==> job 2949: inputs <==
==> flow/design.v <==
module contador_de_programa(
    input  wire       clk,
    input  wire       reset,
    input  wire [6:0] cantidad_instrucciones,
    output reg  [1:0] fase,
    output reg  [6:0] o_contador,
    output reg        done
);
wire [6:0] siguiente = o_contador + 7'd1;
always @(posedge clk) begin
    if (reset) begin
        fase       <= 2'd0;
        o_contador <= 7'd0;
        done       <= (cantidad_instrucciones == 7'd0);
    end else if (!done) begin
        if (fase == 2'd2) begin
            fase       <= 2'd0;
            o_contador <= siguiente;
            if (siguiente == cantidad_instrucciones)
                done <= 1'b1;
        end else begin
            fase <= fase + 2'd1;
        end
    end
end
endmodule
module unidad_control
(
    input  [3:0] instruction,
    output reg       write_enable_RB,
    output reg       read_ram,
    output reg       write_ram,
    output reg [3:0] alu_opcode,
    output reg       valido
);
always @* begin
    write_enable_RB = 1'b0;
    read_ram        = 1'b0;
    write_ram       = 1'b0;
    alu_opcode      = 4'b0000;
    valido          = 1'b1;
    case (instruction)
        4'b0000: begin write_enable_RB = 1'b1; alu_opcode = 4'b0000; end  
        4'b0001: begin write_enable_RB = 1'b1; alu_opcode = 4'b0001; end  
        4'b0010: begin write_enable_RB = 1'b1; alu_opcode = 4'b0010; end  
        4'b0011: begin write_enable_RB = 1'b1; alu_opcode = 4'b0110; end  
        4'b0100: begin write_enable_RB = 1'b1; alu_opcode = 4'b0111; end  
        4'b0101: begin write_enable_RB = 1'b1; alu_opcode = 4'b1100; end  
        4'b0110: write_ram = 1'b1;                                         
        4'b0111: read_ram  = 1'b1;                                         
        default: valido = 1'b0;                                            
    endcase
end
endmodule
module alu(
    input  [3:0]      op,
    input  [31:0]     din1_alu,
    input  [31:0]     din2_alu,
    output reg [31:0] result_alu
);
always @* begin
    case (op)
        4'b0000: result_alu = din1_alu & din2_alu;
        4'b0001: result_alu = din1_alu | din2_alu;
        4'b0010: result_alu = din1_alu + din2_alu;
        4'b0110: result_alu = din1_alu - din2_alu;
        4'b0111: result_alu = (din1_alu < din2_alu) ? 32'd1 : 32'd0;
        4'b1100: result_alu = ~(din1_alu | din2_alu);
        default: result_alu = 32'd0;
    endcase
end
endmodule
module banco_de_registros(
    input  wire        clk,
    input  wire        reset,
    input  wire [4:0]  read_address_1,
    input  wire [4:0]  read_address_2,
    input  wire [4:0]  write_address,
    input  wire [31:0] data_write,
    input  wire        write_enable,
    output wire [31:0] data_register_1,
    output wire [31:0] data_register_2
);
reg [31:0] mem [0:31];
function [31:0] valor_inicial(input [4:0] r);
    case (r)
        5'd0:  valor_inicial = 32'h000000DE;
        5'd1:  valor_inicial = 32'h0000006F;
        5'd2:  valor_inicial = 32'h00000064;
        5'd3:  valor_inicial = 32'h000000C8;
        5'd7:  valor_inicial = 32'h00000014;
        5'd8:  valor_inicial = 32'h00000015;
        5'd9:  valor_inicial = 32'h00000016;
        5'd10: valor_inicial = 32'h00000052;
        5'd11: valor_inicial = 32'h0000001B;
        5'd12: valor_inicial = 32'h7FFFFFF3;
        5'd16: valor_inicial = 32'h00000017;
        5'd17: valor_inicial = 32'h00000018;
        5'd18: valor_inicial = 32'h00000019;
        default: valor_inicial = 32'h00000000;
    endcase
endfunction
integer i;
always @(posedge clk) begin
    if (reset) begin
        for (i = 0; i < 32; i = i + 1)
            mem[i] <= valor_inicial(i[4:0]);
    end else if (write_enable) begin
        mem[write_address] <= data_write;
    end
end
assign data_register_1 = mem[read_address_1];
assign data_register_2 = mem[read_address_2];
endmodule
module ram(
    input  wire        clk,
    input  wire [31:0] address,
    input  wire [31:0] din,
    input  wire        write_enable,
    output wire [31:0] dout
);
reg [31:0] mem [0:31];
always @(posedge clk) begin
    if (write_enable)
        mem[address[4:0]] <= din;
end
assign dout = mem[address[4:0]];
endmodule
module jericalla_evolucion(
    input  wire        clk,
    input  wire        reset,
    input  wire [6:0]  cantidad_instrucciones,
    output wire [6:0]  imem_addr,
    input  wire [18:0] imem_data,
    output reg  [31:0] data_out,
    output reg         zf,
    output reg         valid,
    output wire        done
);
wire [1:0] fase;
wire [6:0] pc;
contador_de_programa contador_de_programa_inst(
    .clk(clk),
    .reset(reset),
    .cantidad_instrucciones(cantidad_instrucciones),
    .fase(fase),
    .o_contador(pc),
    .done(done)
);
assign imem_addr = pc;
wire       cu_we_rb, cu_read_ram, cu_write_ram, cu_valido;
wire [3:0] cu_alu_opcode;
unidad_control unidad_control_inst(
    .instruction(imem_data[18:15]),
    .write_enable_RB(cu_we_rb),
    .read_ram(cu_read_ram),
    .write_ram(cu_write_ram),
    .alu_opcode(cu_alu_opcode),
    .valido(cu_valido)
);
wire [31:0] rb_dr1, rb_dr2;
reg  [31:0] resultado;
reg        b1_we_rb, b1_read_ram, b1_write_ram, b1_valido;
reg [3:0]  b1_alu_opcode;
reg [4:0]  b1_rd;
reg [31:0] b1_dr1, b1_dr2;
reg        b2_we_rb, b2_valido;
reg [4:0]  b2_rd;
wire activo = !done;
banco_de_registros banco_de_registros_inst(
    .clk(clk),
    .reset(reset),
    .read_address_1(imem_data[9:5]),
    .read_address_2(imem_data[4:0]),
    .write_address(b2_rd),
    .data_write(resultado),
    .write_enable(activo && fase == 2'd2 && b2_we_rb),
    .data_register_1(rb_dr1),
    .data_register_2(rb_dr2)
);
wire [31:0] alu_result;
alu alu_inst(
    .op(b1_alu_opcode),
    .din1_alu(b1_dr1),
    .din2_alu(b1_dr2),
    .result_alu(alu_result)
);
wire [31:0] ram_dout;
ram ram_inst(
    .clk(clk),
    .address(b1_dr1),
    .din(b1_dr2),
    .write_enable(activo && fase == 2'd1 && b1_write_ram),
    .dout(ram_dout)
);
always @(posedge clk) begin
    if (reset) begin
        b1_we_rb  <= 1'b0;
        b1_read_ram <= 1'b0;
        b1_write_ram <= 1'b0;
        b1_valido <= 1'b0;
        b2_we_rb  <= 1'b0;
        b2_valido <= 1'b0;
        valid     <= 1'b0;
        zf        <= 1'b0;
    end else begin
        valid <= 1'b0;
        if (activo) begin
            case (fase)
                2'd0: begin
                    b1_we_rb      <= cu_we_rb;
                    b1_read_ram   <= cu_read_ram;
                    b1_write_ram  <= cu_write_ram;
                    b1_valido     <= cu_valido;
                    b1_alu_opcode <= cu_alu_opcode;
                    b1_rd         <= imem_data[14:10];
                    b1_dr1        <= rb_dr1;
                    b1_dr2        <= rb_dr2;
                end
                2'd1: begin
                    b2_we_rb  <= b1_we_rb;
                    b2_valido <= b1_valido;
                    b2_rd     <= b1_rd;
                    if (b1_read_ram)
                        resultado <= ram_dout;
                    else if (b1_write_ram)
                        resultado <= b1_dr2;
                    else
                        resultado <= alu_result;
                end
                default: begin
                    valid    <= b2_valido;
                    data_out <= resultado;
                    if (b2_we_rb)
                        zf <= (resultado == 32'd0);
                end
            endcase
        end
    end
end
endmodule
==> flow/run.sh <==
#!/bin/bash
# the make line also repeats each setting of config.mk as NAME=value (left out here)
make -C /OpenROAD-flow-scripts/flow DESIGN_CONFIG=/design/flow/config.mk WORK_HOME=/design/flow/orfs CLKGATE_MAP_FILE= finish
==> flow/config.mk <==
export PLATFORM = sky130hd
export DESIGN_NAME = jericalla_evolucion
export DESIGN_NICKNAME = jericalla_evolucion
export VERILOG_FILES = /design/flow/design.v
export SDC_FILE = /design/flow/constraint.sdc
export NUM_CORES = 4
export LEC_CHECK = 0
export CAP_MARGIN = 40
export CORE_ASPECT_RATIO = 0.96
export CORE_MARGIN = 2
export CORE_UTILIZATION = 72
export CTS_CLUSTER_DIAMETER = 259
export CTS_CLUSTER_SIZE = 13
export GPL_ROUTABILITY_DRIVEN = 0
export GPL_TIMING_DRIVEN = 1
export MIN_ROUTING_LAYER = met1
export PLACE_DENSITY = 0.43
export SETUP_SLACK_MARGIN = -0.31
export SLEW_MARGIN = 40
==> flow/constraint.sdc <==
create_clock -name core_clock -period 3.12 [get_ports {clk}]
set_input_delay 0.6240 -clock core_clock [delete_from_list [all_inputs] [get_ports {clk}]]
set_output_delay 0.6240 -clock core_clock [all_outputs]
set_load 0.01 [all_outputs]
==> job 9842 (differences from job 2949) <==
==> flow/config.mk (replaced) <==
export PLATFORM = sky130hd
export DESIGN_NAME = jericalla_evolucion
export DESIGN_NICKNAME = jericalla_evolucion
export VERILOG_FILES = /design/flow/design.v
export SDC_FILE = /design/flow/constraint.sdc
export NUM_CORES = 4
export LEC_CHECK = 0
export CAP_MARGIN = 20
export CORE_MARGIN = 2
export CORE_UTILIZATION = 72
export CTS_CLUSTER_DIAMETER = 46
export CTS_CLUSTER_SIZE = 63
export SETUP_SLACK_MARGIN = 1.29
export SLEW_MARGIN = 20
==> flow/constraint.sdc (replaced) <==
create_clock -name core_clock -period 9.54 [get_ports {clk}]
set_input_delay 1.9080 -clock core_clock [delete_from_list [all_inputs] [get_ports {clk}]]
set_output_delay 1.9080 -clock core_clock [all_outputs]
set_load 0.01 [all_outputs]
==> job 2368 (differences from job 2949) <==
==> flow/config.mk (replaced) <==
export PLATFORM = sky130hd
export DESIGN_NAME = jericalla_evolucion
export DESIGN_NICKNAME = jericalla_evolucion
export VERILOG_FILES = /design/flow/design.v
export SDC_FILE = /design/flow/constraint.sdc
export NUM_CORES = 4
export LEC_CHECK = 0
export CAP_MARGIN = 20
export CORE_ASPECT_RATIO = 0.96
export CORE_MARGIN = 2
export CORE_UTILIZATION = 65
export GPL_ROUTABILITY_DRIVEN = 1
export GPL_TIMING_DRIVEN = 1
export HOLD_SLACK_MARGIN = 0.17
export MIN_ROUTING_LAYER = met1
export SETUP_SLACK_MARGIN = -0.75
export SLEW_MARGIN = 20
==> flow/constraint.sdc (replaced) <==
create_clock -name core_clock -period 11.3 [get_ports {clk}]
set_input_delay 2.2600 -clock core_clock [delete_from_list [all_inputs] [get_ports {clk}]]
set_output_delay 2.2600 -clock core_clock [all_outputs]
set_load 0.01 [all_outputs]
==> metrics.txt <==
# HELP chip_impl_metric Physical implementation figures
# TYPE chip_impl_metric gauge
chip_impl_info{name="status",value="timing/DRC/antenna clean"} 1
chip_impl_metric{name="detailedPlacementHpwl",unit="mm"} 190
chip_impl_metric{name="logic_area",unit="um^2"} 35700
chip_impl_metric{name="initial_utilization",unit="%"} 65.5
chip_impl_metric{name="netSwitchingPower",unit="mW"} 4.57
chip_impl_metric{name="area.share.sequential",unit="%"} 57.9
chip_impl_metric{name="area_growth",unit="%"} 9.92
chip_impl_metric{name="crit_required",unit="ns"} 11.76
chip_impl_metric{name="combPwrFrac",unit="%"} 11.0
chip_impl_metric{name="antenna_cells_inserted",unit=""} 6
chip_impl_metric{name="final_clock_skew",unit="ns"} 0.0393
-- figures above: job 2368

==> metrics.txt <==
# HELP chip_impl_metric Physical implementation figures
# TYPE chip_impl_metric gauge
chip_impl_metric{name="syn_nets",unit=""} 6177
chip_impl_metric{name="area.share.sequential",unit="%"} 56.9
chip_impl_metric{name="combPwrFrac",unit="%"} 12.9
chip_impl_metric{name="netSwitchingPower",unit="mW"} 15.8
chip_impl_metric{name="logic_area",unit="um^2"} 35700
chip_impl_metric{name="crit_required",unit="ns"} 3.68
chip_impl_metric{name="setup_viol_count_final",unit=""} 17
chip_impl_info{name="grt.busiest_layer",value="met2"} 1
chip_impl_info{name="check.faults",value="setup timing"} 1
chip_impl_metric{name="setup_ws",unit="ns"} -0.199
chip_impl_metric{name="antenna_cells_inserted",unit=""} 12
chip_impl_metric{name="final_clock_skew",unit="ns"} 0.0760
chip_impl_metric{name="area_growth",unit="%"} 11.8
chip_impl_info{name="status",value="complete, but fails checks"} 1
chip_impl_metric{name="detailedPlacementHpwl",unit="mm"} 196
-- figures above: job 2949

==> metrics.txt <==
# HELP chip_impl_metric Physical implementation figures
# TYPE chip_impl_metric gauge
chip_impl_metric{name="antenna_cells_inserted",unit=""} 11
chip_impl_metric{name="logic_area",unit="um^2"} 35600
chip_impl_metric{name="hold_slack",unit="ns"} 0.435
chip_impl_metric{name="detailedPlacementHpwl",unit="mm"} 174
chip_impl_info{name="status",value="timing/DRC/antenna clean"} 1
chip_impl_metric{name="area_growth",unit="%"} 9.47
chip_impl_metric{name="final_clock_skew",unit="ns"} 0.0453
chip_impl_metric{name="slowest_delay",unit="ns"} 0.99
chip_impl_metric{name="netSwitchingPower",unit="mW"} 5.68
chip_impl_metric{name="globalRouteOverflowTotal",unit=""} 0
chip_impl_metric{name="switching_share",unit="%"} 26.1
chip_impl_metric{name="combPwrFrac",unit="%"} 10.9
chip_impl_metric{name="ios",unit=""} 70
chip_impl_metric{name="worstSkewPairLatency",unit="ns"} 0.87
-- figures above: job 9842

